==> inputs of juniper <==
## riscv_core
module riscv_core(
    input           sys_clk         ,
    input           sys_rst_n       ,
    output  reg     led_test        ,
    output          iram_cs         ,
    output  [11:0]  iram_addr       ,
    input   [31:0]  iram_rdata      ,
    output          dram_cs         ,
    output  [3:0]   dram_we         ,
    output  [11:0]  dram_addr       ,
    output  [31:0]  dram_wdata      ,
    input   [31:0]  dram_rdata      
);
clock: 9.87 ns
lec_check: 0
abc_area: 0
cap_margin: 40
cell_pad_in_sites_detail_placement: 1
cell_pad_in_sites_global_placement: 1
core_margin: 2
core_utilization: 65
gpl_routability_driven: 1
gpl_timing_driven: 0
hold_slack_margin: 0.21
min_routing_layer: met1
setup_slack_margin: 1.94
slew_margin: 20
tns_end_percent: 10
run.sh (not shown) runs the stock make flow with config.mk's settings and CLKGATE_MAP_FILE=.
==> onyx (differences from juniper) <==
ABC_AREA = unset   (was 0)
CAP_MARGIN = 20   (was 40)
CELL_PAD_IN_SITES_DETAIL_PLACEMENT = 0   (was 1)
CORE_UTILIZATION = 52   (was 65)
CTS_CLUSTER_SIZE = 20   (was unset)
GPL_TIMING_DRIVEN = unset   (was 0)
HOLD_SLACK_MARGIN = unset   (was 0.21)
MIN_ROUTING_LAYER = unset   (was met1)
PLACE_DENSITY = 0.45   (was unset)
SETUP_SLACK_MARGIN = 1.32   (was 1.94)
TNS_END_PERCENT = unset   (was 10)
==> flow/constraint.sdc (replaced) <==
create_clock -name core_clock -period 4.95 [get_ports {sys_clk}]
set_input_delay 0.9900 -clock core_clock [delete_from_list [all_inputs] [get_ports {sys_clk}]]
set_output_delay 0.9900 -clock core_clock [all_outputs]
set_load 0.01 [all_outputs]
==> lagoon (differences from juniper) <==
CELL_PAD_IN_SITES_DETAIL_PLACEMENT = 2   (was 1)
CORE_ASPECT_RATIO = 0.83   (was unset)
CTS_CLUSTER_SIZE = 20   (was unset)
GPL_ROUTABILITY_DRIVEN = 0   (was 1)
HOLD_SLACK_MARGIN = unset   (was 0.21)
MIN_ROUTING_LAYER = met2   (was met1)
SETUP_SLACK_MARGIN = unset   (was 1.94)
TNS_END_PERCENT = 40   (was 10)
==> flow/constraint.sdc (replaced) <==
create_clock -name core_clock -period 6.78 [get_ports {sys_clk}]
set_input_delay 1.3560 -clock core_clock [delete_from_list [all_inputs] [get_ports {sys_clk}]]
set_output_delay 1.3560 -clock core_clock [all_outputs]
set_load 0.01 [all_outputs]
==> comparison table <==
item                                                                   lagoon             onyx                 juniper
Die Area                                                           116400 um2       145200 um2              116400 um2
Pre-placement core utilization                                         0.6561           0.5233                  0.6561
Cell count after synthesis                                               8199             8199                    8199
Routability congestion estimate from global placement                       -            1.143                   1.549
Post-placement cell area                                                    -        89170 um2               79750 um2
Post-detailed-placement half-perimeter wirelength                           -        290700 um               402900 um
Core footprint                                                     112700 um2       141200 um2              112700 um2
Status                                                 stopped before the end  failed layout checks  stopped before the end
Failing step                                                     3_5_place_dp                -                 4_1_cts
Layout check failures                                                       -     setup timing                       -
Cell Type Count                                                            91               91                      91
Cell total in the yosys stat output                                      8199             8199                    8199
X dimension of the die                                               374.2 um         381.0 um                341.2 um
Worst setup slack before clock tree synthesis                               -         -1360 ps                503.7 ps
Yosys simple share                                                     0.1327           0.1327                  0.1327
Placed cells                                                                -            10721                   10024
Number of storage elements in the synthesis netlist                      1332             1332                    1332
Ao+oa area frac                                                        0.2887           0.2887                  0.2887
Adder-cell share of the synthesized area                              0.02840          0.02840                 0.02840
Sequential share of the synthesized area                               0.4510           0.4510                  0.4510
Standard-cell row count                                                   112              138                     123
Die H                                                                311.2 um         381.0 um                341.2 um
Number of port buffers                                                    126              128                     126

* * *

==> inputs of fjord <==
Starting RTL as in the previous note.
make LEC_CHECK=0 CAP_MARGIN=20 CELL_PAD_IN_SITES_DETAIL_PLACEMENT=1 CELL_PAD_IN_SITES_GLOBAL_PLACEMENT=1 CORE_MARGIN=2 CORE_UTILIZATION=30 GPL_ROUTABILITY_DRIVEN=1 PLACE_DENSITY=0.45 SLEW_MARGIN=20 finish   # period 11.8 ns
==> ember: changes against fjord <==
==> flow/config.mk (replaced) <==
export PLATFORM = sky130hd
export DESIGN_NAME = riscv_core
export DESIGN_NICKNAME = riscv_core
export VERILOG_FILES = /design/flow/design.v
export SDC_FILE = /design/flow/constraint.sdc
export NUM_CORES = 4
export LEC_CHECK = 0
export CAP_MARGIN = 10
export CELL_PAD_IN_SITES_DETAIL_PLACEMENT = 0
export CELL_PAD_IN_SITES_GLOBAL_PLACEMENT = 1
export CORE_MARGIN = 2
export CORE_UTILIZATION = 51
export GPL_ROUTABILITY_DRIVEN = 1
export MIN_ROUTING_LAYER = met1
export SETUP_SLACK_MARGIN = 1.94
export SLEW_MARGIN = 20
export TNS_END_PERCENT = 15
==> flow/constraint.sdc (replaced) <==
create_clock -name core_clock -period 6.74 [get_ports {sys_clk}]
set_input_delay 1.3480 -clock core_clock [delete_from_list [all_inputs] [get_ports {sys_clk}]]
set_output_delay 1.3480 -clock core_clock [all_outputs]
set_load 0.01 [all_outputs]
==> quartz: changes against fjord <==
--- a/flow/config.mk
+++ b/flow/config.mk
@@ -10,5 +10,5 @@
 export CELL_PAD_IN_SITES_GLOBAL_PLACEMENT = 1
 export CORE_MARGIN = 2
-export CORE_UTILIZATION = 30
+export CORE_UTILIZATION = 18
 export GPL_ROUTABILITY_DRIVEN = 1
 export PLACE_DENSITY = 0.45
==> flow/constraint.sdc (replaced) <==
create_clock -name core_clock -period 7.76 [get_ports {sys_clk}]
set_input_delay 1.5520 -clock core_clock [delete_from_list [all_inputs] [get_ports {sys_clk}]]
set_output_delay 1.5520 -clock core_clock [all_outputs]
set_load 0.01 [all_outputs]
==> run summary <==
Entry: Yosys synthesis followed by OpenROAD place and route.

Pwr:
- The run puts the power dissipated in sequential cells at 5.67 mW.
- The run gives the combinational cell power as 3.36 mW.

Run status:
- The run finished with no timing, DRC or antenna violations.

Final timing:
- The final timing report derives a shortest allowable period of 8278 ps.
- The run puts the smallest hold slack at 348.0 ps.
- The run puts the clock tree skew after final layout at 81.30 ps.

Drt:
- The run puts the total met2 wirelength after detailed routing at 222,200 µm.
- The run gives the sum of met3 wire segment lengths after detailed routing as 38,820 µm.

Layout:
- The post-route utilization of the core is recorded as 0.3500.
- The fraction of final cell area spent on clock buffers and inverters in this run is 0.06841.

Global routing:
- The run puts the global-route track usage on met3 at 0.08234.

Placement:
- The run puts the instance area after placement at 79,940 µm².

Setup path:
- The run gives the worst flop-to-flop path endpoint as u_ex_mem.alu_ex_result_line_out[31].

Clock tree:
- The run puts the number of resized instances in the post-cts repair step at 0.
- The skew report gives the latency at the later pin of the worst-skew pair as 860 ps.
[end of results for fjord]
==> run summary <==
Entry: Yosys synthesis followed by OpenROAD place and route.

Run status:
- The run finished with no timing, DRC or antenna violations.

Clock tree:
- The run puts the later-pin clock latency in the skew report at 850 ps.

Global routing:
- The run gives the global-route track usage on met3 as 0.2724.

Final timing:
- The run puts the smallest hold slack at 349.0 ps.
- The run gives the shortest clock period the worst path allows after layout as 5186 ps.
- The run puts the clock tree skew after final layout at 54.14 ps.

Pwr:
- The run puts the power dissipated in sequential cells at 9.89 mW.

Layout:
- The run puts the core occupancy in the finished layout at 0.6402.
[end of results for ember]
==> run summary <==
Entry: Yosys synthesis followed by OpenROAD place and route.

Setup path:
- The run gives the worst flop-to-flop path endpoint as u_ex_mem.alu_ex_result_line_out[23].

Run status:
- The flow ran to the end and the layout has no timing, DRC or antenna violations.

Clock tree:
- The report lists the number of cells resized after CTS as 0.

Final timing:
- The run puts the shortest clock period the worst path allows after layout at 7141 ps.
- The run puts the smallest hold slack at 346.8 ps.

Pwr:
- The run gives the combinational cell power as 5.40 mW.

Drt:
- The run gives the total met2 wirelength after detailed routing as 219,700 µm.
[end of results for quartz]

* * *

==> 09-05 <==
riscv_core again, from the RTL that the note above started with.
## riscv_core
module riscv_core(
    input           sys_clk         ,
    input           sys_rst_n       ,
    output  reg     led_test        ,
    output          iram_cs         ,
    output  [11:0]  iram_addr       ,
    input   [31:0]  iram_rdata      ,
    output          dram_cs         ,
    output  [3:0]   dram_we         ,
    output  [11:0]  dram_addr       ,
    output  [31:0]  dram_wdata      ,
    input   [31:0]  dram_rdata      
);
make LEC_CHECK=0 ABC_AREA=0 CAP_MARGIN=10 CELL_PAD_IN_SITES_DETAIL_PLACEMENT=0 CELL_PAD_IN_SITES_GLOBAL_PLACEMENT=0 CORE_MARGIN=2 CORE_UTILIZATION=72 CTS_CLUSTER_DIAMETER=174 GPL_ROUTABILITY_DRIVEN=1 HOLD_SLACK_MARGIN=0.3 MIN_ROUTING_LAYER=met1 PLACE_DENSITY_LB_ADDON=0.27 SETUP_SLACK_MARGIN=-0.56 SLEW_MARGIN=20 TNS_END_PERCENT=100 finish   # period 5.71 ns
==> 04-13 (differences from 09-05) <==
==> flow/config.mk (replaced) <==
export PLATFORM = sky130hd
export DESIGN_NAME = riscv_core
export DESIGN_NICKNAME = riscv_core
export VERILOG_FILES = /design/flow/design.v
export SDC_FILE = /design/flow/constraint.sdc
export NUM_CORES = 4
export LEC_CHECK = 0
export ABC_AREA = 1
export CAP_MARGIN = 20
export CELL_PAD_IN_SITES_DETAIL_PLACEMENT = 0
export CELL_PAD_IN_SITES_GLOBAL_PLACEMENT = 0
export CORE_MARGIN = 2
export CORE_UTILIZATION = 72
export CTS_CLUSTER_DIAMETER = 349
export CTS_CLUSTER_SIZE = 96
export GPL_ROUTABILITY_DRIVEN = 1
export PLACE_DENSITY = 0.45
export SETUP_SLACK_MARGIN = 0.68
export SLEW_MARGIN = 20
==> flow/constraint.sdc (replaced) <==
create_clock -name core_clock -period 3.58 [get_ports {sys_clk}]
set_input_delay 0.7160 -clock core_clock [delete_from_list [all_inputs] [get_ports {sys_clk}]]
set_output_delay 0.7160 -clock core_clock [all_outputs]
set_load 0.01 [all_outputs]
==> 07-03 (differences from 09-05) <==
==> flow/config.mk (replaced) <==
export PLATFORM = sky130hd
export DESIGN_NAME = riscv_core
export DESIGN_NICKNAME = riscv_core
export VERILOG_FILES = /design/flow/design.v
export SDC_FILE = /design/flow/constraint.sdc
export NUM_CORES = 4
export LEC_CHECK = 0
export CAP_MARGIN = 20
export CELL_PAD_IN_SITES_DETAIL_PLACEMENT = 0
export CELL_PAD_IN_SITES_GLOBAL_PLACEMENT = 2
export CORE_MARGIN = 2
export CORE_UTILIZATION = 61
export CTS_CLUSTER_DIAMETER = 362
export CTS_CLUSTER_SIZE = 48
export GPL_ROUTABILITY_DRIVEN = 1
export SLEW_MARGIN = 20
==> flow/constraint.sdc (replaced) <==
create_clock -name core_clock -period 5.51 [get_ports {sys_clk}]
set_input_delay 1.1020 -clock core_clock [delete_from_list [all_inputs] [get_ports {sys_clk}]]
set_output_delay 1.1020 -clock core_clock [all_outputs]
set_load 0.01 [all_outputs]
==> 10-06 (differences from 09-05) <==
==> flow/config.mk (replaced) <==
export PLATFORM = sky130hd
export DESIGN_NAME = riscv_core
export DESIGN_NICKNAME = riscv_core
export VERILOG_FILES = /design/flow/design.v
export SDC_FILE = /design/flow/constraint.sdc
export NUM_CORES = 4
export LEC_CHECK = 0
export ABC_AREA = 1
export CAP_MARGIN = 20
export CELL_PAD_IN_SITES_DETAIL_PLACEMENT = 0
export CELL_PAD_IN_SITES_GLOBAL_PLACEMENT = 0
export CORE_ASPECT_RATIO = 0.5
export CORE_MARGIN = 2
export CORE_UTILIZATION = 72
export CTS_CLUSTER_DIAMETER = 348
export CTS_CLUSTER_SIZE = 96
export GPL_ROUTABILITY_DRIVEN = 1
export PLACE_DENSITY_LB_ADDON = 0.08
export SETUP_SLACK_MARGIN = 1.03
export SLEW_MARGIN = 20
export TNS_END_PERCENT = 35
==> flow/constraint.sdc (replaced) <==
create_clock -name core_clock -period 3.48 [get_ports {sys_clk}]
set_input_delay 0.6960 -clock core_clock [delete_from_list [all_inputs] [get_ports {sys_clk}]]
set_output_delay 0.6960 -clock core_clock [all_outputs]
set_load 0.01 [all_outputs]
==> changes_impl.md <==
### Physical design

* Status: did not finish
* Fail Step: 3_1_place_gp_skip_io
* Tool error: [ERROR GPL-0301] Utilization 111.130 % exceeds 100%.
* Top-count cell post-synth: dfrtp_1
* Cell Type Count at between 90 and 100
* Max-area cell share at a little under half
* Synth Instances at about 8200
* Yosys simple share at 13.3%
* Xor+xnor area frac at under 10%
* Adder Share, Synth at under 10%
* Aoi share at roughly 29%
* Chip Width at 352 um
* Synth top area cells: dfrtp_1 (45%), a21oi_1 (6.9%), nor2_1 (5.8%)
* Post-synth seq share at 45.1%
* Avg Cell Area, Syn at 9.02 um2
* Chip Area, Yosys at approximately 74000 um2
* Fp util at around three fifths
* Commonest cells post-synth: dfrtp_1 (1331), nor2_1 (1134), a21oi_1 (1024)
* Syn Nets at 8431
The numbers above come from 07-03.

==> changes_impl.md <==
### Physical design

* Status: did not finish
* Fail Step: 5_1_grt
* Tool error: [ERROR GRT-0116] Global routing finished with congestion. Check the congestion regions in the DRC Viewer.
* Synth top area cells: dfrtp_1 (43%), nand2_1 (13%), inv_1 (6.7%)
* Aoi share at between 20 and 25%
* Synth Instances at 10499
* Chip Area, Yosys at slightly below 80000 um2
* Top-count cell post-synth: nand2_1
* Cell Type Count at about 67
* Syn Nets at roughly 11000
* Commonest cells post-synth: nand2_1 (2748), inv_1 (1382), dfrtp_1 (1331)
* Xor+xnor area frac at under 10%
* Max-area cell share at between 40 and 50%
* Fp util at between 70 and 80%
* Avg Cell Area, Syn at between 7 and 8 um2
* CTS resizes at approximately 1100
* Post-synth seq share at a little over two fifths
* Yosys simple share at approximately 23%
The numbers above come from 04-13.

==> changes_impl.md <==
### Physical design

* Status: did not finish
* Fail Step: 4_1_cts
* Tool error: [ERROR DPL-0033] detailed placement checks failed during check placement.
* Syn Nets at approximately 11000
* Aoi share at roughly 20%
* Commonest cells post-synth: nand2_1 (2748), inv_1 (1382), dfrtp_1 (1331)
* Avg Cell Area, Syn at 7.41 um2
* Chip Width at 469 um
* Fp util at a little over 70%
* Post-synth seq share at a little over two fifths
* Max-area cell share at between 40% and 50%
* Adder Share, Synth at about 2.7%
* Yosys simple share at between 20% and 30%
* Xor+xnor area frac at 1.13%
* Top-count cell post-synth: nand2_1
* Cell Type Count at roughly 67
The numbers above come from 10-06.

==> changes_impl.md <==
### Physical design

* Status: did not finish
* Fp util at roughly 73%
* Syn Nets at roughly 8400
* Tool error: [ERROR GRT-0116] Global routing finished with congestion. Check the congestion regions in the DRC Viewer.
* Avg Cell Area, Syn at between 9 and 10 um2
* Adder Share, Synth at ~2.8%
* Fail Step: 5_1_grt
* Top-count cell post-synth: dfrtp_1
* Chip Area, Yosys at 73900 um2
* Chip Width at between 300 and 400 um
The numbers above come from 09-05.


* * *

==> inputs of run P <==
riscv_core again, from the RTL that the note above started with.
Settings: LEC_CHECK=0, ABC_AREA=1, CAP_MARGIN=20, CELL_PAD_IN_SITES_DETAIL_PLACEMENT=0, CELL_PAD_IN_SITES_GLOBAL_PLACEMENT=0, CORE_ASPECT_RATIO=0.5, CORE_MARGIN=2, CORE_UTILIZATION=72, CTS_CLUSTER_DIAMETER=395, CTS_CLUSTER_SIZE=96, GPL_ROUTABILITY_DRIVEN=1, PLACE_DENSITY=0.45, SETUP_SLACK_MARGIN=0.68, SLEW_MARGIN=20; clock period 3.58 ns.
==> inputs of run X, as changes to run P <==
--- a/flow/config.mk
+++ b/flow/config.mk
@@ -14,7 +14,7 @@
 export CORE_UTILIZATION = 72
-export CTS_CLUSTER_DIAMETER = 395
-export CTS_CLUSTER_SIZE = 96
+export CTS_CLUSTER_DIAMETER = 348
+export CTS_CLUSTER_SIZE = 55
 export GPL_ROUTABILITY_DRIVEN = 1
-export PLACE_DENSITY = 0.45
-export SETUP_SLACK_MARGIN = 0.68
+export PLACE_DENSITY = 0.37
+export SETUP_SLACK_MARGIN = 1.03
 export SLEW_MARGIN = 20
==> flow/constraint.sdc (replaced) <==
create_clock -name core_clock -period 3.48 [get_ports {sys_clk}]
set_input_delay 0.6960 -clock core_clock [delete_from_list [all_inputs] [get_ports {sys_clk}]]
set_output_delay 0.6960 -clock core_clock [all_outputs]
set_load 0.01 [all_outputs]
==> inputs of run G, as changes to run P <==
==> flow/config.mk (replaced) <==
export PLATFORM = sky130hd
export DESIGN_NAME = riscv_core
export DESIGN_NICKNAME = riscv_core
export VERILOG_FILES = /design/flow/design.v
export SDC_FILE = /design/flow/constraint.sdc
export NUM_CORES = 4
export LEC_CHECK = 0
export CAP_MARGIN = 20
export CORE_MARGIN = 2
export CORE_UTILIZATION = 50
export CTS_CLUSTER_SIZE = 35
export SETUP_SLACK_MARGIN = -0.44
export SLEW_MARGIN = 20
==> flow/constraint.sdc (replaced) <==
create_clock -name core_clock -period 4.4 [get_ports {sys_clk}]
set_input_delay 0.8800 -clock core_clock [delete_from_list [all_inputs] [get_ports {sys_clk}]]
set_output_delay 0.8800 -clock core_clock [all_outputs]
set_load 0.01 [all_outputs]
==> CHANGELOG.md <==
## Implementation

* Top cell area share at 42.8%
* Dpl cell area at 0.0964 sq mm
* Netlist Area Pre-Place at 0.0778 sq mm
* Die area at 0.111 sq mm
* Synthesized Nets at 10731
* Init Core Util at 72.5%
* Ao+oa area frac at 20.0%
* Synth top cell by count: nand2_1
* Std cell rows at 85
* Largest logic family: simple AND/OR/NAND/NOR gates
* Cell total in the yosys stat output at 10499
* MUX share of area at 0%
* Error msg: [ERROR DPL-0033] detailed placement checks failed during check placement.
* Post-Syn Instances at 10499
* Status: aborted with a tool error
* Exit stage: 4_1_cts
* Syn avg cell area at 7.41 sq um
* Die width at 469 um
* XORs/XNORs by Area at 1.13%
the above is filed under run X

==> CHANGELOG.md <==
## Implementation

* Status: aborted with a tool error
* Exit stage: 5_1_grt
* Error msg: [ERROR GRT-0116] Global routing finished with congestion. Check the congestion regions in the DRC Viewer.
* Dpl cell area at 0.0963 sq mm
* Die width at 469 um
* Syn avg cell area at 7.41 sq um
* Cell total in the yosys stat output at 10499
* Std cell rows at 85
* Die area at 0.111 sq mm
* Synth top cell by count: nand2_1
* Ao+oa area frac at 20.0%
* Synthesized Nets at 10731
* Netlist Area Pre-Place at 0.0778 sq mm
* Largest logic family: simple AND/OR/NAND/NOR gates
the above is filed under run P

==> CHANGELOG.md <==
## Flow update

* Setup violations, final at 723
* Top cell area share at 45.1%
* MUX share of area at 3.53%
* Status: complete, but fails checks
* Largest logic family: AND-OR/OR-AND gates
* Setup ws final at -0.635 ns
* XORs/XNORs by Area at 1.56%
* Post-Syn Instances at 8199
* Netlist Area Pre-Place at 0.0739 sq mm
* Synthesized Nets at 8431
* Cell total in the yosys stat output at 8199
* Die width at 388 um
* Ao+oa area frac at 28.9%
* Die area at 0.151 sq mm
* Std cell rows at 141
* SO Faults: negative setup slack
* Init Core Util at 50.2%
the above is filed under run G

No activity file was given, so power comes from the tool's default toggle rates.
